==> inputs of run a <==
==> flow/design.v <==
module seq_mult(d, done, clk, a, b, go, reset);
  parameter n=32, log2n=5;
  output [2*n-1:0] d;
  output reg done;
	input clk;
	input [n-1:0] a, b;
	input go, reset;
	reg c;
	reg [n-1:0] p, q, m;
	reg [log2n:0]count;
	reg [n:0] sum;
	reg [log2n:0] count_n;
	always @(posedge clk, posedge reset)
		if(reset == 1) begin
			done <= 0;
		end
    else if(reset == 0) begin
			if(go) begin
				c <= 0;
        p <= 0;
				q <= a;
				m <= b;
				done <= 0;
				count <= n;
      end
			else if (!done) begin
				if (q[0] == 0) begin
					sum = 0 + p; 
				end
				else begin
					sum = m + p; 
				end
				{c,p,q} <= {sum,q} >> 1;
				count_n = count - 1;
				count <= count_n;
				if (count_n == 0) begin
					done <= 1;
				end
			end
		end
	assign d = {p,q};
endmodule
==> flow/run.sh <==
#!/bin/bash
# the make line also repeats each setting of config.mk as NAME=value (left out here)
make -C /OpenROAD-flow-scripts/flow DESIGN_CONFIG=/design/flow/config.mk WORK_HOME=/design/flow/orfs CLKGATE_MAP_FILE= finish
==> flow/config.mk <==
export PLATFORM = sky130hd
export DESIGN_NAME = seq_mult
export DESIGN_NICKNAME = seq_mult
export VERILOG_FILES = /design/flow/design.v
export SDC_FILE = /design/flow/constraint.sdc
export NUM_CORES = 4
export LEC_CHECK = 0
export ABC_AREA = 0
export CAP_MARGIN = 10
export CELL_PAD_IN_SITES_DETAIL_PLACEMENT = 2
export CELL_PAD_IN_SITES_GLOBAL_PLACEMENT = 3
export CORE_MARGIN = 2
export CORE_UTILIZATION = 20
export CTS_CLUSTER_DIAMETER = 27
export GPL_TIMING_DRIVEN = 1
export MAX_ROUTING_LAYER = met5
export MIN_ROUTING_LAYER = met1
export PLACE_DENSITY_LB_ADDON = 0.19
export SLEW_MARGIN = 0
export TNS_END_PERCENT = 60
==> flow/constraint.sdc <==
create_clock -name core_clock -period 3.35 [get_ports {clk}]
set_input_delay 0.6700 -clock core_clock [delete_from_list [all_inputs] [get_ports {clk}]]
set_output_delay 0.6700 -clock core_clock [all_outputs]
set_load 0.01 [all_outputs]
==> inputs of run b, as changes to run a <==
Settings changed: ABC_AREA 0 to not set, CAP_MARGIN 10 to 20, CELL_PAD_IN_SITES_DETAIL_PLACEMENT 2 to not set, CELL_PAD_IN_SITES_GLOBAL_PLACEMENT 3 to not set, CORE_ASPECT_RATIO set to 0.5, CORE_UTILIZATION 20 to 40, CTS_CLUSTER_DIAMETER 27 to 377, CTS_CLUSTER_SIZE set to 98, GPL_TIMING_DRIVEN 1 to not set, MAX_ROUTING_LAYER met5 to not set, MIN_ROUTING_LAYER met1 to not set, PLACE_DENSITY_LB_ADDON 0.19 to not set, SLEW_MARGIN 0 to 20, TNS_END_PERCENT 60 to not set.
==> flow/constraint.sdc (replaced) <==
create_clock -name core_clock -period 3.3 [get_ports {clk}]
set_input_delay 0.6600 -clock core_clock [delete_from_list [all_inputs] [get_ports {clk}]]
set_output_delay 0.6600 -clock core_clock [all_outputs]
set_load 0.01 [all_outputs]
==> results.rst <==
Physical design figures
=======================

.. list-table::
   :header-rows: 1

   * - Metric
     - Value
   * - Via count normalized by instance count
     - 4.489
   * - Number of standard cells in the final layout excluding fillers
     - 1012
   * - Detailed-router iteration count before antenna repair
     - 6
   * - Delay contributed by the slowest stage of the critical path
     - 430 ps
   * - Worst slew pin tran
     - 687.6 ps
   * - Met3 track utilization from global routing
     - 3.982%
   * - Number of tap cells inserted
     - 384
   * - Core Util, Final
     - 27.72%
   * - Post-route cell area
     - 0.007979 mm^2
   * - Highest-utilization routing layer at the global route stage
     - met2
   * - Fillers
     - 3100
   * - Number of vias in the routed layout
     - 4543
   * - Pint
     - 0.002587 W
   * - Outcome
     - complete, no violations
# the run above: run a

==> results.rst <==
Physical design figures
=======================

.. list-table::
   :header-rows: 1

   * - Metric
     - Value
   * - Post-route cell area
     - 0.007756 mm^2
   * - Fillers
     - 1276
   * - Outcome
     - complete, no violations
   * - Pint
     - 0.002626 W
   * - Met3 track utilization from global routing
     - 4.422%
   * - Number of vias in the routed layout
     - 4425
   * - Number of standard cells in the final layout excluding fillers
     - 827
   * - Number of tap cells inserted
     - 198
   * - Detailed-router iteration count before antenna repair
     - 5
   * - Delay contributed by the slowest stage of the critical path
     - 420 ps
# the run above: run b


==> yarrow: inputs <==
RTL: the design.v shown in full above, as it stands there.
export LEC_CHECK = 0
export CAP_MARGIN = 20
export CORE_ASPECT_RATIO = 1.95
export CORE_MARGIN = 2
export CORE_UTILIZATION = 40
export CTS_CLUSTER_DIAMETER = 377
export CTS_CLUSTER_SIZE = 99
export SLEW_MARGIN = 20
export TNS_END_PERCENT = 5
create_clock -name core_clock -period 3.3 [get_ports {clk}]
run.sh (not shown) runs the stock make flow with config.mk's settings and CLKGATE_MAP_FILE=.
==> inputs of violet, as changes to yarrow <==
CORE_ASPECT_RATIO = unset   (was 1.95)
CORE_UTILIZATION = 58   (was 40)
CTS_CLUSTER_DIAMETER = unset   (was 377)
CTS_CLUSTER_SIZE = 97   (was 99)
PLACE_DENSITY = 0.6   (was unset)
TNS_END_PERCENT = unset   (was 5)
==> flow/constraint.sdc (replaced) <==
create_clock -name core_clock -period 2.62 [get_ports {clk}]
set_input_delay 0.5240 -clock core_clock [delete_from_list [all_inputs] [get_ports {clk}]]
set_output_delay 0.5240 -clock core_clock [all_outputs]
set_load 0.01 [all_outputs]
==> flow_metrics.env <==
# implementation run metrics
export IMPL_failed_checks="setup timing"
export IMPL_status="finished with violations"
export IMPL_fillCellCount=577
export IMPL_setup_viol=6
export IMPL_setup_slack_ns=-0.0441
[end of results for violet]
==> flow_metrics.env <==
# implementation run metrics
export IMPL_status="no timing/DRC/antenna violations"
export IMPL_setup_viol=0
export IMPL_setup_slack_ns=0.259
export IMPL_fillCellCount=1290
export IMPL_vias_per_cell=5.53
[end of results for yarrow]

==> v33: inputs <==
// seq_mult: RTL as listed in full above, without the edits since
clock: 3.3 ns
lec_check: 0
abc_area: 1
cap_margin: 20
cell_pad_in_sites_global_placement: 3
core_margin: 2
core_utilization: 68
cts_cluster_diameter: 262
cts_cluster_size: 89
gpl_routability_driven: 0
place_density_lb_addon: 0.15
setup_slack_margin: 0.1
slew_margin: 20
==> v30 (differences from v33) <==
==> flow/config.mk (replaced) <==
export PLATFORM = sky130hd
export DESIGN_NAME = seq_mult
export DESIGN_NICKNAME = seq_mult
export VERILOG_FILES = /design/flow/design.v
export SDC_FILE = /design/flow/constraint.sdc
export NUM_CORES = 4
export LEC_CHECK = 0
export ABC_AREA = 0
export CAP_MARGIN = 20
export CELL_PAD_IN_SITES_DETAIL_PLACEMENT = 1
export CELL_PAD_IN_SITES_GLOBAL_PLACEMENT = 0
export CORE_ASPECT_RATIO = 0.63
export CORE_MARGIN = 2
export CORE_UTILIZATION = 40
export CTS_CLUSTER_DIAMETER = 160
export CTS_CLUSTER_SIZE = 80
export GPL_TIMING_DRIVEN = 0
export SETUP_SLACK_MARGIN = -0.01
export SLEW_MARGIN = 20
export TNS_END_PERCENT = 60
==> v36 (differences from v33) <==
==> flow/config.mk (replaced) <==
export PLATFORM = sky130hd
export DESIGN_NAME = seq_mult
export DESIGN_NICKNAME = seq_mult
export VERILOG_FILES = /design/flow/design.v
export SDC_FILE = /design/flow/constraint.sdc
export NUM_CORES = 4
export LEC_CHECK = 0
export CAP_MARGIN = 20
export CORE_MARGIN = 2
export CORE_UTILIZATION = 56
export CTS_CLUSTER_DIAMETER = 356
export CTS_CLUSTER_SIZE = 98
export PLACE_DENSITY = 0.6
export SLEW_MARGIN = 20
export TNS_END_PERCENT = 5
==> summary of the runs <==
- v30 finished with timing, DRC and antenna clean. v33 ended with an error in global placement without I/O with FLW-0024. v36 went through all stages and came out clean.
- In v30 the register-to-register slack is lower than in v36, by 0.12 ns.
- Design area: v36 is lower than v30 (about 4%).
- Of v36 and v30, v30 has the higher clock power (gap 27%, measured against v30).
- Sequential power is about the same in v36 and v30.

==> inputs of job 6362 <==
RTL: the design.v shown in full above, as it stands there.
clock: 2.3 ns
lec_check: 0
cap_margin: 20
core_margin: 2
core_utilization: 72
cts_cluster_size: 24
place_density_lb_addon: 0.04
setup_slack_margin: 0.69
slew_margin: 20
==> inputs of job 6463, as changes to job 6362 <==
- ABC_AREA: unset -> 1
- CORE_UTILIZATION: 72 -> 66
- CTS_CLUSTER_DIAMETER: unset -> 362
- CTS_CLUSTER_SIZE: 24 -> unset
- PLACE_DENSITY: unset -> 0.6
- PLACE_DENSITY_LB_ADDON: 0.04 -> unset
- SETUP_SLACK_MARGIN: 0.69 -> unset
==> flow/constraint.sdc (replaced) <==
create_clock -name core_clock -period 2.02 [get_ports {clk}]
set_input_delay 0.4040 -clock core_clock [delete_from_list [all_inputs] [get_ports {clk}]]
set_output_delay 0.4040 -clock core_clock [all_outputs]
set_load 0.01 [all_outputs]
==> results <==
Job 6463 never finished: it broke off in global routing on DPL-0038. Job 6362 never finished: it broke off in global placement (FLW-0024).
Of job 6362 and job 6463, job 6463 has the higher die area (gap 17%, measured against job 6463).
Area after synthesis: job 6463 is higher than job 6362 (about 12%).
In job 6463 the synthesized cell count is higher than in job 6362, by 76%.

==> 08-14: inputs <==
Starts from the design.v that is shown in full above.
Settings: LEC_CHECK=0, ABC_AREA=1, CAP_MARGIN=20, CORE_MARGIN=2, CORE_UTILIZATION=40, PLACE_DENSITY_LB_ADDON=0.15, SLEW_MARGIN=20; clock period 3.3 ns.
==> 07-12: changes against 08-14 <==
Settings changed: ABC_AREA 1 to not set, CORE_ASPECT_RATIO set to 0.5, CORE_UTILIZATION 40 to 57, CTS_CLUSTER_DIAMETER set to 377, CTS_CLUSTER_SIZE set to 99, PLACE_DENSITY_LB_ADDON 0.15 to not set, TNS_END_PERCENT set to 5.
==> summary of the runs <==
07-12 produced a clean layout. 08-14 ran to the end with no violations. Of 08-14 and 07-12, 08-14 has the higher cell count (gap 58%, measured against 07-12). In 07-12 the clock skew is higher than in 08-14, by 0.0059 ns. Against 08-14, the routed wire length of 07-12 is smaller by 16%. Flip-flop count is the same in 07-12 and 08-14. Critical path depth: 07-12 is lower than 08-14 (3). Sequential power is about the same in 07-12 and 08-14. Core utilization: 07-12 is higher than 08-14 (23 points).
==> figures <==
Fin Hold WS: 08-14 0.553 ns; 07-12 0.577 ns
Seq area share: 08-14 36.7%; 07-12 40.4%
Count of distinct cell types in the synthesized netlist: 08-14 28; 07-12 60
Path type of the worst min-delay path: 08-14 register to register; 07-12 input pin to asynchronous set/reset pin
Power in the clock group: 08-14 0.00105 W; 07-12 0.00102 W
Via count of the routed design: 08-14 5583; 07-12 4527
TAP cells: 08-14 216; 07-12 140
Transition time at the pin with the least slew margin: 08-14 0.725 ns; 07-12 0.760 ns
Final design area excluding fillers: 08-14 8410 µm²; 07-12 7650 µm²
Outcome: 08-14 finished clean; 07-12 finished clean
Number of warning messages in the logs: 08-14 27; 07-12 29
Power density over cell area: 08-14 455 nW/µm²; 07-12 484 nW/µm²
Met1 routing resource usage after global routing: 08-14 27.7%; 07-12 33.5%
Switching power: 08-14 0.00124 W; 07-12 0.00110 W
Placed inst area: 08-14 8130 µm²; 07-12 7370 µm²

==> quartz <==
RTL: the design.v shown in full above, as it stands there.
export LEC_CHECK = 0
export CAP_MARGIN = 20
export CORE_MARGIN = 2
export CORE_UTILIZATION = 68
export CTS_CLUSTER_SIZE = 37
export SETUP_SLACK_MARGIN = -0.16
export SLEW_MARGIN = 20
create_clock -name core_clock -period 2.64 [get_ports {clk}]
==> inputs of xenon, as changes to quartz <==
CORE_UTILIZATION = 50   (was 68)
CTS_CLUSTER_DIAMETER = 145   (was default)
CTS_CLUSTER_SIZE = 98   (was 37)
PLACE_DENSITY = 0.6   (was default)
SETUP_SLACK_MARGIN = default   (was -0.16)
==> flow/constraint.sdc (replaced) <==
create_clock -name core_clock -period 1.89 [get_ports {clk}]
set_input_delay 0.3780 -clock core_clock [delete_from_list [all_inputs] [get_ports {clk}]]
set_output_delay 0.3780 -clock core_clock [all_outputs]
set_load 0.01 [all_outputs]
==> comparison table <==
Post-DP HPWL: quartz 13600 µm; xenon 12300 µm
Starting density of the core: quartz 70.6%; xenon 51.3%
Root buf cell: quartz clkbuf_8; xenon clkbuf_16
Routability cong.: quartz 0.962; xenon 0.897
Std cell rows: quartz 33; xenon 39
Die area: quartz 0.00937 mm²; xenon 0.0126 mm²
Count of buffers added by post-CTS timing repair for setup: quartz 3; xenon 17
Quantity of gates resized following cts: quartz 7; xenon 62
# placed instances: quartz 756; xenon 888
YS chip area: quartz 0.00586 mm²; xenon 0.00586 mm²
Outcome: quartz did not finish; xenon finished with violations
Stage where the flow stopped: quartz global routing (5_1_grt); xenon -
Violated checks: quartz -; xenon setup timing
Worst setup slack after placement: quartz -176 ps; xenon -782 ps
DIE HEIGHT: quartz 96.8 µm; xenon 112 µm
Area after DPL: quartz 0.00758 mm²; xenon 0.00842 mm²
Die Width: quartz 96.8 µm; xenon 112 µm
Placeable core area: quartz 0.00830 mm²; xenon 0.0114 mm²

==> 09-08 <==
Starts from the design.v that is shown in full above.
Settings: LEC_CHECK=0, ABC_AREA=0, CAP_MARGIN=20, CELL_PAD_IN_SITES_DETAIL_PLACEMENT=1, CELL_PAD_IN_SITES_GLOBAL_PLACEMENT=0, CORE_MARGIN=2, CORE_UTILIZATION=40, CTS_CLUSTER_DIAMETER=160, CTS_CLUSTER_SIZE=80, SETUP_SLACK_MARGIN=-0.01, SLEW_MARGIN=20, TNS_END_PERCENT=20; clock period 3.3 ns.
==> 10-04: changes against 09-08 <==
==> flow/config.mk (replaced) <==
export PLATFORM = sky130hd
export DESIGN_NAME = seq_mult
export DESIGN_NICKNAME = seq_mult
export VERILOG_FILES = /design/flow/design.v
export SDC_FILE = /design/flow/constraint.sdc
export NUM_CORES = 4
export LEC_CHECK = 0
export CAP_MARGIN = 20
export CORE_MARGIN = 2
export CORE_UTILIZATION = 40
export PLACE_DENSITY = 0.6
export SLEW_MARGIN = 20
==> flow/constraint.sdc (replaced) <==
create_clock -name core_clock -period 2.19 [get_ports {clk}]
set_input_delay 0.4380 -clock core_clock [delete_from_list [all_inputs] [get_ports {clk}]]
set_output_delay 0.4380 -clock core_clock [all_outputs]
set_load 0.01 [all_outputs]
==> results <==
Final setup margin: 10-04 -530 ps; 09-08 338 ps
Vias in the first global route: 10-04 5246; 09-08 4925
Worst path buffer plus inverter count: 10-04 2; 09-08 0
Total wirelength of the detailed-routed design: 10-04 16500 um; 09-08 15900 um
Clk slew on worst S/H paths: 10-04 80 ps; 09-08 70 ps
Fill count: 10-04 1194; 09-08 1512
Worst ir drop on vdd: 10-04 0.000458 V; 09-08 0.000295 V
Share of cell area taken by flip-flops and latches: 10-04 33.9%; 09-08 40.2%
Finished layout cell area: 10-04 9100 um2; 09-08 7680 um2
Met2 wire length: 10-04 7530 um; 09-08 7710 um
Largest stage delay on the critical path: 10-04 370 ps; 09-08 420 ps
Sequential Power: 10-04 2490 uW; 09-08 1660 uW
Status: 10-04 failed layout checks; 09-08 complete, no violations
Layout check failures: 10-04 setup timing; 09-08 -
Multi-input logic portion of the cell area: 10-04 33.3%; 09-08 34.8%
Pin count of the biggest net entering global routing: 10-04 48; 09-08 49
Detailed-routing iteration count for the pre-antenna-repair pass: 10-04 5; 09-08 4
Logic depth of the worst register-to-register path: 10-04 11; 09-08 9

==> 05-09: inputs <==
Starts from the design.v that is shown in full above.
Settings: LEC_CHECK=0, CAP_MARGIN=20, CORE_ASPECT_RATIO=0.5, CORE_MARGIN=2, CORE_UTILIZATION=54, CTS_CLUSTER_DIAMETER=377, CTS_CLUSTER_SIZE=99, SLEW_MARGIN=20, TNS_END_PERCENT=5; clock period 3.3 ns.
==> 10-11: changes against 05-09 <==
CORE_ASPECT_RATIO = not set   (was 0.5)
CORE_UTILIZATION = 70   (was 54)
CTS_CLUSTER_DIAMETER = not set   (was 377)
CTS_CLUSTER_SIZE = 24   (was 99)
TNS_END_PERCENT = not set   (was 5)
==> flow/constraint.sdc (replaced) <==
create_clock -name core_clock -period 2.3 [get_ports {clk}]
set_input_delay 0.4600 -clock core_clock [delete_from_list [all_inputs] [get_ports {clk}]]
set_output_delay 0.4600 -clock core_clock [all_outputs]
set_load 0.01 [all_outputs]
==> 12-10: changes against 05-09 <==
CELL_PAD_IN_SITES_GLOBAL_PLACEMENT = 2   (was not set)
CORE_UTILIZATION = 45   (was 54)
PLACE_DENSITY = 0.86   (was not set)
==> qor summary <==
quantity	12-10	05-09	10-11
GRT Resource Usage Total	0.218	0.245	-
Power density over the cells	489 mW/mm^2	489 mW/mm^2	-
Multi-input combinational area share	0.347	0.350	-
Setup TNS	0 ns	0 ns	-
Wire length on met1	7100 microns	6440 microns	-
Run status	no timing/DRC/antenna violations	no timing/DRC/antenna violations	aborted with a tool error
Last stage reached	-	-	3_5_place_dp
Comb pwr share	0.274	0.273	-
Unrepaired setup endpoints after global routing	false	false	-
Clock root cell	sky130_fd_sc_hd__clkbuf_16	sky130_fd_sc_hd__clkbuf_16	-
Final design instance area without fill	0.00771 sq mm	0.00764 sq mm	-
Flop pwr share	0.438	0.442	-
Number of setup violations in the final report	0	0	-
Max transition margin	0.512	0.309	-
Power consumed by sequential cells	1.65 mW	1.65 mW	-
Critical Path End Type	flip-flop	flip-flop	-
Crit path kind	reg -> reg	reg -> reg	-
Source-to-sink clock delay at the later pin of the worst-skew pair	0.35 ns	0.35 ns	-
Delay of the slowest cell on the worst path	0.42 ns	0.44 ns	-
Layout Skew	0.0129 ns	0.0122 ns	-
Cell total after placement	784	752	-
Fill cell count	1094	743	-
Cell with the most instances on the worst path	sky130_fd_sc_hd__a21oi_1	sky130_fd_sc_hd__a21oi_1	-
Internal Pwr Total	2.62 mW	2.61 mW	-
No activity file was given, so power comes from the tool's default toggle rates.
